==> run a: inputs <==
==> flow/design.v <==
module mult32x32_fast_arith (
    input logic clk,              
    input logic reset,            
    input logic [31:0] a,         
    input logic [31:0] b,         
    input logic [1:0] a_sel,      
    input logic b_sel,            
    input logic [2:0] shift_sel,  
    input logic upd_prod,         
    input logic clr_prod,         
    output logic a_msb_is_0,      
    output logic b_msw_is_0,      
    output logic [63:0] product   
);
    logic [7:0] a_out;
    logic [15:0] b_out;
    logic [24:0] multi_out;
    logic [63:0] shift_out;
    logic [63:0] adder_out;
    logic [63:0] ff_out;
    assign a_msb_is_0 = ~|a[31:24];  
    assign b_msw_is_0 = ~|b[31:16];  
    always_comb begin
        case (a_sel)
            2'd0: a_out = a[7:0];
            2'd1: a_out = a[15:8];
            2'd2: a_out = a[23:16];
            2'd3: a_out = a[31:24];
            default: a_out = 8'd0;
        endcase
    end
    always_comb begin
        case (b_sel)
            1'b0: b_out = b[15:0];
            1'b1: b_out = b[31:16];
            default: b_out = 16'd0;
        endcase
    end
    always_comb begin
        multi_out = b_out * a_out;
    end
    always_comb begin
        case (shift_sel)
            3'd0: shift_out = multi_out << 0;
            3'd1: shift_out = multi_out << 8;
            3'd2: shift_out = multi_out << 16;
            3'd3: shift_out = multi_out << 24;
            3'd4: shift_out = multi_out << 32;
            3'd5: shift_out = multi_out << 40;
            default: shift_out = 64'd0;
        endcase
    end
    always_comb begin
        adder_out = shift_out + ff_out;
    end
    always_ff @(posedge clk or posedge reset) begin
        if (reset) begin
            ff_out <= '0;
        end else begin
            if (clr_prod) begin
                ff_out <= '0;
            end else if (upd_prod) begin
                ff_out <= adder_out;
            end 
        end 
    end
   assign product = ff_out;
endmodule
module mult32x32_fast_fsm (
    input logic clk,               
    input logic reset,             
    input logic start,             
    input logic a_msb_is_0,        
    input logic b_msw_is_0,        
    output logic busy,             
    output logic [1:0] a_sel,      
    output logic b_sel,            
    output logic [2:0] shift_sel,  
    output logic upd_prod,         
    output logic clr_prod          
);
    typedef enum {
        idle_st,
        a0_b0_st,
        a1_b0_st,
        a2_b0_st,
        a3_b0_st,
        a0_b1_st,
        a1_b1_st,
        a2_b1_st,
        a3_b1_st
      } sm_type;
    sm_type current_state;
    sm_type next_state;
    always_ff @(posedge clk, posedge reset) begin
        if (reset == 1'b1) begin
            current_state <= idle_st;
        end
        else begin
            current_state <= next_state;
        end
    end
    always_comb begin
        next_state = current_state;
        busy = 1'b1;
        a_sel = 2'b00;
        b_sel = 1'b0;
        shift_sel = 3'b000;  
        upd_prod = 1'b1;
        clr_prod = 1'b0;
        case (current_state)
            idle_st: begin
                busy = 1'b0;
                if (start == 1'b1) begin
                    next_state = a0_b0_st;
                    upd_prod = 1'b0;
                    clr_prod = 1'b1;
                end
                else begin
                    upd_prod = 1'b0;
                    clr_prod = 1'b0;
                end
            end
            a0_b0_st: begin
                next_state = a1_b0_st;
                shift_sel = 3'b000;  
            end
            a1_b0_st: begin
                next_state = a2_b0_st;
                a_sel = 2'b01;
                shift_sel = 3'b001;  
            end
            a2_b0_st: begin
                a_sel = 2'b10;
                shift_sel = 3'b010;  
                if (a_msb_is_0 == 1'b1) begin
                    if (b_msw_is_0 == 1'b1) begin
                        next_state = idle_st;
                    end
                    else begin
                        next_state = a0_b1_st;
                    end
                end
                else begin
                    next_state = a3_b0_st;
                end
            end
            a3_b0_st: begin
                a_sel = 2'b11;
                shift_sel = 3'b011;  
                if (b_msw_is_0 == 1'b1) begin
                    next_state = idle_st;
                end
                else begin
                    next_state = a0_b1_st;
                end
            end
            a0_b1_st: begin
                next_state = a1_b1_st;
                a_sel = 2'b00;
                b_sel = 1'b1;
                shift_sel = 3'b010;  
            end
            a1_b1_st: begin
                next_state = a2_b1_st;
                a_sel = 2'b01;
                b_sel = 1'b1;
                shift_sel = 3'b011;  
            end
            a2_b1_st: begin
                a_sel = 2'b10;
                b_sel = 1'b1;
                shift_sel = 3'b100;  
                if (a_msb_is_0 == 1'b1) begin
                    next_state = idle_st;
                end
                else begin
                    next_state = a3_b1_st;
                end
            end
            a3_b1_st: begin
                a_sel = 2'b11;
                b_sel = 1'b1;
                shift_sel = 3'b101;  
                busy = 1'b1;
                if (start == 0) begin
                    next_state = idle_st;
                end
                else begin
                    next_state = a0_b0_st;
                    upd_prod = 1'b0;
                    clr_prod = 1'b1;
                end
            end
        endcase
    end
endmodule
module mult32x32_fast (
    input logic clk,             
    input logic reset,           
    input logic start,           
    input logic [31:0] a,        
    input logic [31:0] b,        
    output logic busy,           
    output logic [63:0] product  
);
    logic [1:0] a_sel;
    logic b_sel;
    logic [2:0] shift_sel;
    logic upd_prod;
    logic clr_prod;
    logic a_msb_is_0;
    logic b_msw_is_0;
    mult32x32_fast_fsm f_fsm_m(
        .clk(clk),
        .reset(reset),
        .start(start),
        .busy(busy),
        .a_sel(a_sel),
        .b_sel(b_sel),
        .shift_sel(shift_sel),
        .upd_prod(upd_prod),
        .clr_prod(clr_prod),
        .a_msb_is_0(a_msb_is_0),
        .b_msw_is_0(b_msw_is_0)
    );
    mult32x32_fast_arith f_arith_m(
        .clk(clk),
        .reset(reset),
        .a(a),
        .b(b),
        .a_sel(a_sel),
        .b_sel(b_sel),
        .shift_sel(shift_sel),
        .upd_prod(upd_prod),
        .clr_prod(clr_prod),
        .a_msb_is_0(a_msb_is_0),
        .b_msw_is_0(b_msw_is_0),
        .product(product)
    );
endmodule
==> flow/run.sh <==
#!/bin/bash
# the make line also repeats each setting of config.mk as NAME=value (left out here)
make -C /OpenROAD-flow-scripts/flow DESIGN_CONFIG=/design/flow/config.mk WORK_HOME=/design/flow/orfs CLKGATE_MAP_FILE= finish
==> flow/config.mk <==
export PLATFORM = sky130hd
export DESIGN_NAME = mult32x32_fast
export DESIGN_NICKNAME = mult32x32_fast
export VERILOG_FILES = /design/flow/design.v
export SDC_FILE = /design/flow/constraint.sdc
export NUM_CORES = 4
export LEC_CHECK = 0
export ABC_AREA = 1
export CAP_MARGIN = 15
export CELL_PAD_IN_SITES_DETAIL_PLACEMENT = 0
export CORE_ASPECT_RATIO = 0.89
export CORE_MARGIN = 2
export CORE_UTILIZATION = 40
export CTS_CLUSTER_DIAMETER = 210
export GPL_TIMING_DRIVEN = 0
export HOLD_SLACK_MARGIN = -0.05
export MAX_ROUTING_LAYER = met4
export MIN_ROUTING_LAYER = met2
export PLACE_DENSITY_LB_ADDON = 0.23
export SLEW_MARGIN = 20
export TNS_END_PERCENT = 50
==> flow/constraint.sdc <==
create_clock -name core_clock -period 9.5 [get_ports {clk}]
set_input_delay 1.9000 -clock core_clock [delete_from_list [all_inputs] [get_ports {clk}]]
set_output_delay 1.9000 -clock core_clock [all_outputs]
set_load 0.01 [all_outputs]
==> run b (differences from run a) <==
==> flow/config.mk (replaced) <==
export PLATFORM = sky130hd
export DESIGN_NAME = mult32x32_fast
export DESIGN_NICKNAME = mult32x32_fast
export VERILOG_FILES = /design/flow/design.v
export SDC_FILE = /design/flow/constraint.sdc
export NUM_CORES = 4
export LEC_CHECK = 0
export CAP_MARGIN = 40
export CORE_MARGIN = 10
export CORE_UTILIZATION = 21
export HOLD_SLACK_MARGIN = 0.22
export SETUP_SLACK_MARGIN = -0.94
export SLEW_MARGIN = 20
==> results.json <==
{
  "fp_util": 0.212,
  "minimum_setup_slack_in_the_final_design_ps": -423,
  "status": "complete, but fails checks",
  "global_route_met2_usage": 0.212,
  "so.violations": "setup timing",
  "xor_area_frac": 0.0598,
  "setup_viol_count_final": 25
}
That was run b.
==> results.json <==
{
  "last-stage-reached": "5_1_grt",
  "top_logic_kind": "simple AND/OR/NAND/NOR gates",
  "xor_area_frac": 0.0108,
  "status": "aborted with a tool error",
  "fp_util": 0.404,
  "global_route_met2_usage": 0.649,
  "enable_flop_cells": 0,
  "synth-cells-yosys": 2071,
  "stop_error": "[ERROR GRT-0116] Global routing finished with congestion. Check the congestion regions in the DRC Viewer."
}
That was run a.

---

==> 11-04: inputs <==
RTL: the design.v shown in full above, as it stands there.
make LEC_CHECK=0 CAP_MARGIN=20 CORE_MARGIN=2 CORE_UTILIZATION=68 CTS_CLUSTER_SIZE=31 MAX_ROUTING_LAYER=met4 SLEW_MARGIN=20 finish   # period 8.48 ns
run.sh (not shown) runs the stock make flow with config.mk's settings and CLKGATE_MAP_FILE=.
==> inputs of 04-15, as changes to 11-04 <==
- ABC_AREA: unset -> 1
- CORE_UTILIZATION: 68 -> 72
- CTS_CLUSTER_DIAMETER: unset -> 371
- CTS_CLUSTER_SIZE: 31 -> 98
- MAX_ROUTING_LAYER: met4 -> unset
- PLACE_DENSITY: unset -> 0.86
- TNS_END_PERCENT: unset -> 10
==> flow/constraint.sdc (replaced) <==
create_clock -name core_clock -period 8.22 [get_ports {clk}]
set_input_delay 1.6440 -clock core_clock [delete_from_list [all_inputs] [get_ports {clk}]]
set_output_delay 1.6440 -clock core_clock [all_outputs]
set_load 0.01 [all_outputs]
==> inputs of 03-13, as changes to 11-04 <==
- CORE_UTILIZATION: 68 -> 57
- CTS_CLUSTER_SIZE: 31 -> unset
- MAX_ROUTING_LAYER: met4 -> unset
- SETUP_SLACK_MARGIN: unset -> -0.82
==> flow/constraint.sdc (replaced) <==
create_clock -name core_clock -period 8.26 [get_ports {clk}]
set_input_delay 1.6520 -clock core_clock [delete_from_list [all_inputs] [get_ports {clk}]]
set_output_delay 1.6520 -clock core_clock [all_outputs]
set_load 0.01 [all_outputs]
==> inputs of 04-19, as changes to 11-04 <==
- CORE_UTILIZATION: 68 -> 58
- CTS_CLUSTER_SIZE: 31 -> unset
- MAX_ROUTING_LAYER: met4 -> unset
- SETUP_SLACK_MARGIN: unset -> 2.06
==> flow/constraint.sdc (replaced) <==
create_clock -name core_clock -period 8.24 [get_ports {clk}]
set_input_delay 1.6480 -clock core_clock [delete_from_list [all_inputs] [get_ports {clk}]]
set_output_delay 1.6480 -clock core_clock [all_outputs]
set_load 0.01 [all_outputs]
==> results.toml <==
# flow metrics
[status]
status = "aborted with a tool error"
haltStage = "4_1_cts"
error = "[ERROR DPL-0038] Utilization greater than 100%, impossible to legalize"

[logic_synthesis]
post-synth-top-count-cell = "nor2_1"
floorplan.nets = 1680
ys_sh_simple = 0.1862
top_area_cell = "dfrtp_1"
xor_area_frac = 0.05984
common_cells = "195 x nor2_1, 143 x nand2_1, 121 x inv_1, 107 x ha_1, 99 x a21oi_1"
netlist_instances = 1421
aoi_share = 0.2398
ys_area_sq_mm = 0.01142
top_cells_by_area = "dfrtp_1 16%, fa_1 15%, ha_1 12%"
yosysTopAreaCellShare = 0.1578

[floorplan]
fp.dieH_um = 133.6
coreArea_sq_mm = 0.01652
rows = 47

[place]
dp_hpwl_mm = 39.46
dp.cells = 2061
The numbers above come from 11-04.

==> results.toml <==
# flow metrics
[floorplan]
coreArea_sq_mm = 0.01784

[logic_synthesis]
aoi_share = 0.1544
ys_sh_simple = 0.3381
yosysTopAreaCellShare = 0.1678
post-synth-top-count-cell = "nand2_1"
netlist_instances = 2071

[place]
dp.cells = 2611

[status]
status = "aborted with a tool error"
haltStage = "5_1_grt"
error = "[ERROR GRT-0116] Global routing finished with congestion. Check the congestion regions in the DRC Viewer."
The numbers above come from 04-15.

==> results.toml <==
# flow metrics
[status]
haltStage = "5_1_grt"
error = "[ERROR GRT-0232] Routing congestion too high. Check the congestion heatmap in the GUI."
status = "aborted with a tool error"

[logic_synthesis]
floorplan.nets = 1680
ys_sh_simple = 0.1862
top_cells_by_area = "dfrtp_1 16%, fa_1 15%, ha_1 12%"
aoi_share = 0.2398
common_cells = "195 x nor2_1, 143 x nand2_1, 121 x inv_1, 107 x ha_1, 99 x a21oi_1"
xor_area_frac = 0.05984
top_area_cell = "dfrtp_1"

[floorplan]
coreArea_sq_mm = 0.01940
rows = 51
fp.dieH_um = 144.3

[place]
dp.cells = 2145

[clock_network]
cts.sinks = 73
The numbers above come from 04-19.

==> results.toml <==
# synthesis and place-and-route metrics
[floorplan]
coreArea_sq_mm = 0.01959
fp.dieH_um = 145.5
rows = 51

[logic_synthesis]
top_area_cell = "dfrtp_1"
aoi_share = 0.2398
yosysTopAreaCellShare = 0.1578
common_cells = "195 x nor2_1, 143 x nand2_1, 121 x inv_1, 107 x ha_1, 99 x a21oi_1"
ys_area_sq_mm = 0.01142
xor_area_frac = 0.05984
ys_sh_simple = 0.1862

[final_timing]
setup_slack_ns = -1.197
fin_skew_ns = 0.01649
setup_violations = 46

[final_layout]
nonClkBufAreaFrac = 0.2639

[status]
check.faults = "negative setup slack"
status = "failed layout checks"

[clock_network]
insertion_delay_ns = 0.37

[place]
dp.cells = 2142

[drt]
drtPass1Iterations = 6
The numbers above come from 03-13.


---

==> wip/garnet <==
// mult32x32_fast: RTL as listed in full above, without the edits since
Settings: LEC_CHECK=0, CAP_MARGIN=15, CELL_PAD_IN_SITES_DETAIL_PLACEMENT=2, CORE_ASPECT_RATIO=0.89, CORE_MARGIN=2, CORE_UTILIZATION=40, CTS_CLUSTER_DIAMETER=210, GPL_TIMING_DRIVEN=0, HOLD_SLACK_MARGIN=-0.05, MIN_ROUTING_LAYER=met2, PLACE_DENSITY_LB_ADDON=0.23, SLEW_MARGIN=20, TNS_END_PERCENT=50; clock period 9.5 ns.
==> wip/tundra (differences from wip/garnet) <==
==> flow/config.mk (replaced) <==
export PLATFORM = sky130hd
export DESIGN_NAME = mult32x32_fast
export DESIGN_NICKNAME = mult32x32_fast
export VERILOG_FILES = /design/flow/design.v
export SDC_FILE = /design/flow/constraint.sdc
export NUM_CORES = 4
export LEC_CHECK = 0
export CAP_MARGIN = 20
export CORE_MARGIN = 2
export CORE_UTILIZATION = 65
export SETUP_SLACK_MARGIN = -0.82
export SLEW_MARGIN = 20
export TNS_END_PERCENT = 5
==> flow/constraint.sdc (replaced) <==
create_clock -name core_clock -period 9.39 [get_ports {clk}]
set_input_delay 1.8780 -clock core_clock [delete_from_list [all_inputs] [get_ports {clk}]]
set_output_delay 1.8780 -clock core_clock [all_outputs]
set_load 0.01 [all_outputs]
==> wip/quartz (differences from wip/garnet) <==
==> flow/config.mk (replaced) <==
export PLATFORM = sky130hd
export DESIGN_NAME = mult32x32_fast
export DESIGN_NICKNAME = mult32x32_fast
export VERILOG_FILES = /design/flow/design.v
export SDC_FILE = /design/flow/constraint.sdc
export NUM_CORES = 4
export LEC_CHECK = 0
export CAP_MARGIN = 15
export CORE_ASPECT_RATIO = 1.63
export CORE_MARGIN = 2
export CORE_UTILIZATION = 40
export SLEW_MARGIN = 20
==> summary of the runs <==
Of wip/tundra and wip/quartz, wip/tundra has the higher global-route usage (gap 17 points). Between wip/tundra and wip/quartz, the lower final area is in wip/tundra (gap about 8%, measured against wip/quartz). wip/garnet died in clock tree synthesis (DPL-0033). wip/quartz went through all stages and came out clean. wip/tundra finished but failed the layout checks on negative setup slack. In flip-flop count, wip/quartz and wip/tundra do not differ. Against wip/tundra, the first-iteration DRC count of wip/quartz is lower by 58%. In wip/quartz the setup slack is higher than in wip/tundra, by 1.0 ns. Of wip/tundra and wip/quartz, wip/tundra has the higher sequential share of layout area (gap 0.96 points).
==> figures <==
Status: wip/garnet aborted with a tool error; wip/tundra failed layout checks; wip/quartz timing/DRC/antenna clean
Last stage reached: wip/garnet clock tree synthesis; wip/tundra -; wip/quartz -
Layout check failures: wip/garnet -; wip/tundra negative setup slack; wip/quartz -
Worst setup path start: wip/garnet -; wip/tundra a[7]; wip/quartz a[26]
Number of global-route vias before repair: wip/garnet -; wip/tundra 13000; wip/quartz 12900
Top metal layer carrying routed signals: wip/garnet -; wip/tundra met5; wip/quartz met4
Number of detailed-routing iterations run before antenna repair: wip/garnet -; wip/tundra 8; wip/quartz 5
# diodes: wip/garnet -; wip/tundra 0; wip/quartz 0
MaxCap Viol Count: wip/garnet -; wip/tundra 0; wip/quartz 0
Endpoint of the worst setup timing path: wip/garnet -; wip/tundra f_arith_m.ff_out[62]; wip/quartz f_arith_m.ff_out[43]
Number of clock buffer instances in the layout: wip/garnet -; wip/tundra 11; wip/quartz 11
HPWL Detailed: wip/garnet 47.0 mm; wip/tundra 32.6 mm; wip/quartz 33.8 mm
Worst reg2reg endpoint: wip/garnet -; wip/tundra f_arith_m.ff_out[62]; wip/quartz f_arith_m.ff_out[43]
Layout multi-input combinational cell count: wip/garnet -; wip/tundra 1167; wip/quartz 1167
Worst-case hold slack: wip/garnet -; wip/tundra 0.370 ns; wip/quartz 0.349 ns
Global routing usage on met2: wip/garnet -; wip/tundra 0.737; wip/quartz 0.549
Cell area after placement: wip/garnet 13200 um2; wip/tundra 15000 um2; wip/quartz 15300 um2
